==> inputs of 09-10 <==
==> flow/design.v <==
module register_param #(
    parameter BIT_LENGTH = 2048
) (
    input clk, rst,
    input load,
    input [BIT_LENGTH - 1 : 0] parIn,
    output reg [BIT_LENGTH - 1 : 0] parOut
);
    always@(posedge clk, posedge rst) begin
        if (rst == 1)
            parOut <= 0;
        else begin
            if (load == 1)
                parOut <= parIn;
        end
    end
endmodule
module adder #(
    parameter BIT_LENGTH = 32
) (
    input signed [BIT_LENGTH - 1 : 0] in1, in2,
    input mode,  
    output signed [BIT_LENGTH - 1 : 0] out
);
    assign out = (mode == 1) ? (in1 + in2) : (in1 - in2);
endmodule
module upCounterRE #(
    parameter BIT_LENGTH = 16
) (
    input clk, rst,
    input init_cnt, en_cnt,
    output reg [BIT_LENGTH - 1 : 0] count
);
    always @(posedge clk, posedge rst) begin
        if (rst == 1)
            count <= 0;
        else begin
            if (init_cnt == 1)
                count <= 0;
            else if (en_cnt == 1)
                count <= count + 1;
        end
    end
endmodule
module cordic_linear_DP #(
    parameter FLOAT_SIZE = 24,
    parameter INT_SIZE = 8
) (
    input clk, rst,
    input signed [INT_SIZE + FLOAT_SIZE - 1:0] x, y, z,
    input mode,
    input loadX, loadY, loadZ,loadMode,
    input sel_input, adder_mode,
    input init_cnt, en_cnt,
    output signed [INT_SIZE + FLOAT_SIZE - 1:0] x_out, y_out, z_out,
    output co, phi
);
    wire signed [INT_SIZE + FLOAT_SIZE - 1:0] y_in, z_in;
    wire signed [INT_SIZE + FLOAT_SIZE - 1:0] out_adder_y, out_adder_z;
    assign y_in = (sel_input == 1) ? y : out_adder_y; 
    assign z_in = (sel_input == 1) ? z : out_adder_z; 
    register_param #(.BIT_LENGTH(INT_SIZE + FLOAT_SIZE)) X_Reg(
        .clk(clk),
        .rst(rst),
        .load(loadX),
        .parIn(x),
        .parOut(x_out)
    );
    register_param #(.BIT_LENGTH(INT_SIZE + FLOAT_SIZE)) Y_Reg(
        .clk(clk),
        .rst(rst),
        .load(loadY),
        .parIn(y_in),
        .parOut(y_out)
    );
    register_param #(.BIT_LENGTH(INT_SIZE + FLOAT_SIZE)) Z_Reg(
        .clk(clk),
        .rst(rst),
        .load(loadZ),
        .parIn(z_in),
        .parOut(z_out)
    );
    wire mode_val;
    register_param #(.BIT_LENGTH(1)) M_Reg(
        .clk(clk),
        .rst(rst),
        .load(loadMode),
        .parIn(mode),
        .parOut(mode_val)
    );
    wire [$clog2(FLOAT_SIZE) : 0] iter;
    upCounterRE #(.BIT_LENGTH($clog2(FLOAT_SIZE) + 1)) Iter_Count(
        .clk(clk),
        .rst(rst),
        .init_cnt(init_cnt),
        .en_cnt(en_cnt),
        .count(iter)
    );
    assign co = (iter == (FLOAT_SIZE)) ? 1'b1 : 1'b0;
    wire signed [INT_SIZE + FLOAT_SIZE - 1:0] x_shift, one, one_shift;
    assign x_shift = x >>> iter;
    assign one = { {(INT_SIZE-1){1'b0}}, 1'b1, {(FLOAT_SIZE){1'b0}} }; 
    assign one_shift = one >>> iter;
    adder #(.BIT_LENGTH(INT_SIZE + FLOAT_SIZE)) Y_Adder(
        .in1(y_out),
        .in2(x_shift),
        .mode(adder_mode),
        .out(out_adder_y)
    );
    adder #(.BIT_LENGTH(INT_SIZE + FLOAT_SIZE)) Z_Adder(
        .in1(z_out),
        .in2(one_shift),
        .mode(~adder_mode),
        .out(out_adder_z)
    );
    wire phi_rotate, phi_vector; 
    assign phi_rotate = (z_out[INT_SIZE + FLOAT_SIZE - 1] == 1) ? 1'b0 : 1'b1;
    assign phi_vector = (y_out[INT_SIZE + FLOAT_SIZE - 1] == 1) ? 1'b1 : 1'b0;
    assign phi = (mode_val == 1) ? phi_vector : phi_rotate;
endmodule
module cordic_linear_CU (
    input clk, rst,
    input start,
    input co, phi,
    output reg loadX, loadY, loadZ,loadMode,
    output reg sel_input, adder_mode,
    output reg init_cnt, en_cnt,
    output reg done
);
    parameter [1:0] IDLE = 0, INIT = 1, CALC = 2, DONE = 3;
    reg [1:0] ps, ns;
    always @(ps, start, co) begin
        case (ps)
            IDLE: ns = (start == 1) ? INIT : IDLE;
            INIT: ns = (start == 1 ) ? INIT : CALC;
            CALC: ns = (co == 1) ? DONE : CALC;
            DONE: ns = IDLE;
            default: ns = IDLE;
        endcase
    end
    always @(ps, phi) begin
        loadX = 0;
        loadY = 0;
        loadZ = 0;
        loadMode = 0;
        sel_input = 0;
        adder_mode = 0;
        init_cnt = 0;
        en_cnt = 0;
        done = 0;
        case (ps)
            IDLE: ;
            INIT: begin
                init_cnt = 1;
                loadX = 1;
                loadY = 1;
                loadZ = 1;
                loadMode = 1;
                sel_input = 1;
            end
            CALC: begin
                adder_mode = phi;
                en_cnt = 1;
                sel_input = 0;
                loadY = 1;
                loadZ = 1;
            end 
            DONE: done = 1;
            default: ;
        endcase
    end
    always @(posedge clk or posedge rst) begin
        if (rst == 1)
            ps <= IDLE;
        else 
            ps <= ns;
    end
endmodule
module cordic_linear #(
    parameter FLOAT_SIZE = 24,
    parameter INT_SIZE = 8
) (
    input clk, rst,
    input start,
    input signed [INT_SIZE + FLOAT_SIZE - 1:0] x, y, z,
    input mode,
    output signed [INT_SIZE + FLOAT_SIZE - 1:0] x_out, y_out, z_out,
    output done
);
    wire loadX, loadY, loadZ, loadMode;
    wire sel_input, adder_mode;
    wire init_cnt, en_cnt;
    wire co, phi;
    cordic_linear_DP #(.FLOAT_SIZE(FLOAT_SIZE), .INT_SIZE(INT_SIZE)) DP (
        .clk(clk),
        .rst(rst),
        .x(x),
        .y(y),
        .z(z),
        .mode(mode),
        .loadX(loadX),
        .loadY(loadY),
        .loadZ(loadZ),
        .loadMode(loadMode),
        .sel_input(sel_input),
        .adder_mode(adder_mode),
        .init_cnt(init_cnt),
        .en_cnt(en_cnt),
        .x_out(x_out),
        .y_out(y_out),
        .z_out(z_out),
        .co(co),
        .phi(phi)
    );
    cordic_linear_CU CU (
        .clk(clk),
        .rst(rst),
        .start(start),
        .co(co),
        .phi(phi),
        .loadX(loadX),
        .loadY(loadY),
        .loadZ(loadZ),
        .loadMode(loadMode),
        .sel_input(sel_input),
        .adder_mode(adder_mode),
        .init_cnt(init_cnt),
        .en_cnt(en_cnt),
        .done(done)
    );
endmodule
module reciprocal_float_DP (
    input clk, rst,
    input [31:0] x,
    input loadE, loadM, loadS,
    input selE, start_cordic,
    output [31:0] out,
    output done_cordic, zero_flag
);
    wire [7:0] E_val, E_in;
    wire [7:0] out_sub, E_reg_in;
    assign E_in = x[30:23];
    register_param #(.BIT_LENGTH(8)) E_Reg(
        .clk(clk),
        .rst(rst),
        .load(loadE),
        .parIn(E_reg_in),
        .parOut(E_val)
    );
    wire [22:0] M_val, M_in;
    assign M_in = x[22:0];
    register_param #(.BIT_LENGTH(23)) M_Reg(
        .clk(clk),
        .rst(rst),
        .load(loadM),
        .parIn(M_in),
        .parOut(M_val)
    );
    wire S_val, S_in;
    assign S_in = x[31];
    register_param #(.BIT_LENGTH(1)) S_Reg(
        .clk(clk),
        .rst(rst),
        .load(loadS),
        .parIn(S_in),
        .parOut(S_val)
    );
    assign E_reg_in = (selE == 1) ? E_in : out_sub;
    wire frac_zero;
    assign frac_zero = ~(|M_val);
    wire cin;
    assign cin = (frac_zero == 1) ? 1'b1 : 1'b0;
    assign out_sub = $unsigned(8'd253) - $unsigned(E_val) + cin;
    localparam FLOAT_SIZE = 24;
    localparam INT_SIZE = 2;
    wire signed [INT_SIZE + FLOAT_SIZE - 1:0] x_in, z, y;
    assign y = { {(INT_SIZE-1){1'b0}}, 1'b1, {(FLOAT_SIZE){1'b0}} };  
    assign z = {(INT_SIZE + FLOAT_SIZE){1'b0}};  
    assign x_in = { 2'b01, M_val, 1'b0};
    wire mode;
    assign mode = 1'b1;  
    wire signed [INT_SIZE + FLOAT_SIZE - 1:0] x_out, y_out, z_out;
    cordic_linear #(.FLOAT_SIZE(FLOAT_SIZE), .INT_SIZE(INT_SIZE)) Cordic_core(
        .clk(clk),
        .rst(rst),
        .start(start_cordic),
        .x(x_in),
        .y(y),
        .z(z),
        .mode(mode),
        .x_out(x_out),
        .y_out(y_out),
        .z_out(z_out),
        .done(done_cordic)
    );
    assign out = {S_val, E_val, z_out[22:0] };
    wire exp_zero;
    assign exp_zero = ~(|E_val);
    assign zero_flag = exp_zero && frac_zero;
endmodule
module reciprocal_float_CU (
    input clk, rst,
    input start,
    input done_cordic, zero_input,
    output reg loadE, loadM, loadS,
    output reg selE, start_cordic,
    output reg done, zero_flag
);
    parameter [2:0] IDLE = 0, INIT = 1, EXP = 2, CALC = 3, ZERO = 4;
    reg [2:0] ps, ns;
    always @(ps, start, zero_input, done_cordic) begin
        case (ps)
            IDLE: ns = (start == 1) ? INIT : IDLE;
            INIT: ns = (start == 1) ? INIT : EXP;
            EXP: ns = (zero_input == 1) ? ZERO : CALC;
            CALC: ns = (done_cordic == 1) ? IDLE : CALC;
            ZERO: ns = IDLE; 
            default: ns = IDLE;
        endcase
    end
    always @(ps, done_cordic, zero_input) begin
        loadE = 0;
        loadM = 0;
        loadS = 0;
        selE = 0;
        start_cordic = 0;
        done = 0;
        zero_flag = 0;
        case (ps)
            IDLE: ;
            INIT: begin
                selE = 1;
                loadE = 1;
                loadM = 1;
                loadS = 1;
            end 
            EXP: begin
                loadE = 1;
                start_cordic = ~zero_input;  
            end
            CALC: done = done_cordic;
            ZERO: begin
                done = 1;
                zero_flag = 1;
            end
            default: ;
        endcase
    end
    always @(posedge clk or posedge rst) begin
        if (rst == 1)
            ps <= IDLE;
        else 
            ps <= ns;
    end
endmodule
module reciprocal_float(
    input clk, rst,
    input start,
    input [31:0] x,
    output [31:0] out,
    output done, zero_flag
);
    wire loadE, loadM, loadS;
    wire selE, start_cordic;
    wire done_cordic, zero_input;
    reciprocal_float_DP DP (
        .clk(clk),
        .rst(rst),
        .x(x),
        .loadE(loadE),
        .loadM(loadM),
        .loadS(loadS),
        .selE(selE),
        .start_cordic(start_cordic),
        .out(out),
        .done_cordic(done_cordic),
        .zero_flag(zero_input)
    );
    reciprocal_float_CU CU (
        .clk(clk),
        .rst(rst),
        .start(start),
        .done_cordic(done_cordic),
        .zero_input(zero_input),
        .loadE(loadE),
        .loadM(loadM),
        .loadS(loadS),
        .selE(selE),
        .start_cordic(start_cordic),
        .done(done),
        .zero_flag(zero_flag)
    );
endmodule
==> flow/run.sh <==
#!/bin/bash
# the make line also repeats each setting of config.mk as NAME=value (left out here)
make -C /OpenROAD-flow-scripts/flow DESIGN_CONFIG=/design/flow/config.mk WORK_HOME=/design/flow/orfs CLKGATE_MAP_FILE= finish
==> flow/config.mk <==
export PLATFORM = sky130hd
export DESIGN_NAME = reciprocal_float
export DESIGN_NICKNAME = reciprocal_float
export VERILOG_FILES = /design/flow/design.v
export SDC_FILE = /design/flow/constraint.sdc
export NUM_CORES = 4
export LEC_CHECK = 0
export ABC_AREA = 1
export CAP_MARGIN = 35
export CORE_ASPECT_RATIO = 1.45
export CORE_MARGIN = 2
export CORE_UTILIZATION = 72
export CTS_CLUSTER_DIAMETER = 363
export CTS_CLUSTER_SIZE = 10
export HOLD_SLACK_MARGIN = 0.3
export PLACE_DENSITY = 0.42
export SETUP_SLACK_MARGIN = 0.58
export SLEW_MARGIN = 35
==> flow/constraint.sdc <==
create_clock -name core_clock -period 1.96 [get_ports {clk}]
set_input_delay 0.3920 -clock core_clock [delete_from_list [all_inputs] [get_ports {clk}]]
set_output_delay 0.3920 -clock core_clock [all_outputs]
set_load 0.01 [all_outputs]
==> inputs of 06-14, as changes to 09-10 <==
Settings changed: CAP_MARGIN 35 to 20, CORE_ASPECT_RATIO 1.45 to 1.31, CTS_CLUSTER_DIAMETER 363 to 400, CTS_CLUSTER_SIZE 10 to 98, HOLD_SLACK_MARGIN 0.3 to not set, PLACE_DENSITY 0.42 to not set, SETUP_SLACK_MARGIN 0.58 to 0.53, SLEW_MARGIN 35 to 20.
==> flow/constraint.sdc (replaced) <==
create_clock -name core_clock -period 4.64 [get_ports {clk}]
set_input_delay 0.9280 -clock core_clock [delete_from_list [all_inputs] [get_ports {clk}]]
set_output_delay 0.9280 -clock core_clock [all_outputs]
set_load 0.01 [all_outputs]
==> inputs of 05-16, as changes to 09-10 <==
Settings changed: ABC_AREA 1 to not set, CAP_MARGIN 35 to 20, CORE_ASPECT_RATIO 1.45 to not set, CTS_CLUSTER_DIAMETER 363 to 84, CTS_CLUSTER_SIZE 10 to not set, HOLD_SLACK_MARGIN 0.3 to not set, PLACE_DENSITY 0.42 to not set, PLACE_DENSITY_LB_ADDON set to 0.28, SETUP_SLACK_MARGIN 0.58 to not set, SLEW_MARGIN 35 to 20.
==> flow/constraint.sdc (replaced) <==
create_clock -name core_clock -period 5.14 [get_ports {clk}]
set_input_delay 1.0280 -clock core_clock [delete_from_list [all_inputs] [get_ports {clk}]]
set_output_delay 1.0280 -clock core_clock [all_outputs]
set_load 0.01 [all_outputs]
==> Slide: Implementation Results <==
Implementation Results

Die
  • Row cnt: 47
  • Overall die height: 135 um
  • Core Footprint: 12700 sq um

Yosys
  • Mux cell area share: 0%
  • Synthesized area divided by synthesized cell count: roughly 6.5 sq um
  • Cells after synthesis: 1458
  • Most frequent cells after synthesis: 444 x sky130_fd_sc_hd__nand2_1, 138 x sky130_fd_sc_hd__inv_1, 135 x sky130_fd_sc_hd__nand3_1
  • Total cells reported by yosys after synthesis: 1458
  • Area figure in the yosys stat output: between 9000 and 10000 sq um
  • XOR/XNOR share of the synthesized area: 5.02%

STA
  • Worst-case setup margin in the final layout: -0.175 ns
  • Number of failing setup endpoints in the final timing report: 5

Status
  • Checks failing in the layout checks: setup timing
  • Run status: failed layout checks
the above is filed under 06-14

==> Slide: Implementation Results <==
Key Metrics from the Run

Yosys
  • Total cells reported by yosys after synthesis: about 1100
  • Synthesized area divided by synthesized cell count: 8.59 sq um
  • Mux cell area share: about 12%
  • Most frequent cells after synthesis: 132 x sky130_fd_sc_hd__nand2_1, 101 x sky130_fd_sc_hd__o21ai_0, 98 x sky130_fd_sc_hd__dfrtp_1
  • Yosys synthesis warning count: 7
  • Area figure in the yosys stat output: a little over 9000 sq um
  • Area share of and/or/nand/nor cells after synthesis: about 17%
  • XOR/XNOR share of the synthesized area: under 10%

Status
  • Run status: stopped before the end
  • First Error: [ERROR GRT-0232] Routing congestion too high. Check the congestion heatmap in the GUI.
  • Failed at: global routing

Die
  • Row cnt: between 40 and 50
  • Core Footprint: roughly 13000 sq um
the above is filed under 05-16

==> Slide: Implementation Results <==
Key Metrics from the Run

Yosys
  • Most frequent cells after synthesis: 444 x sky130_fd_sc_hd__nand2_1, 138 x sky130_fd_sc_hd__inv_1, 135 x sky130_fd_sc_hd__nand3_1
  • Cells after synthesis: between 1000 and 1500
  • Area figure in the yosys stat output: between 9000 and 10000 sq um
  • Synthesized area divided by synthesized cell count: roughly 6.5 sq um
  • Total cells reported by yosys after synthesis: 1458
  • XOR/XNOR share of the synthesized area: between 5 and 6%

Die
  • Row cnt: ~50
  • Overall die height: 142 um
  • Core Footprint: approximately 13000 sq um

Status
  • Failed at: detailed placement
  • Run status: stopped before the end
  • First Error: [ERROR DPL-0038] Utilization greater than 100%, impossible to legalize
the above is filed under 09-10

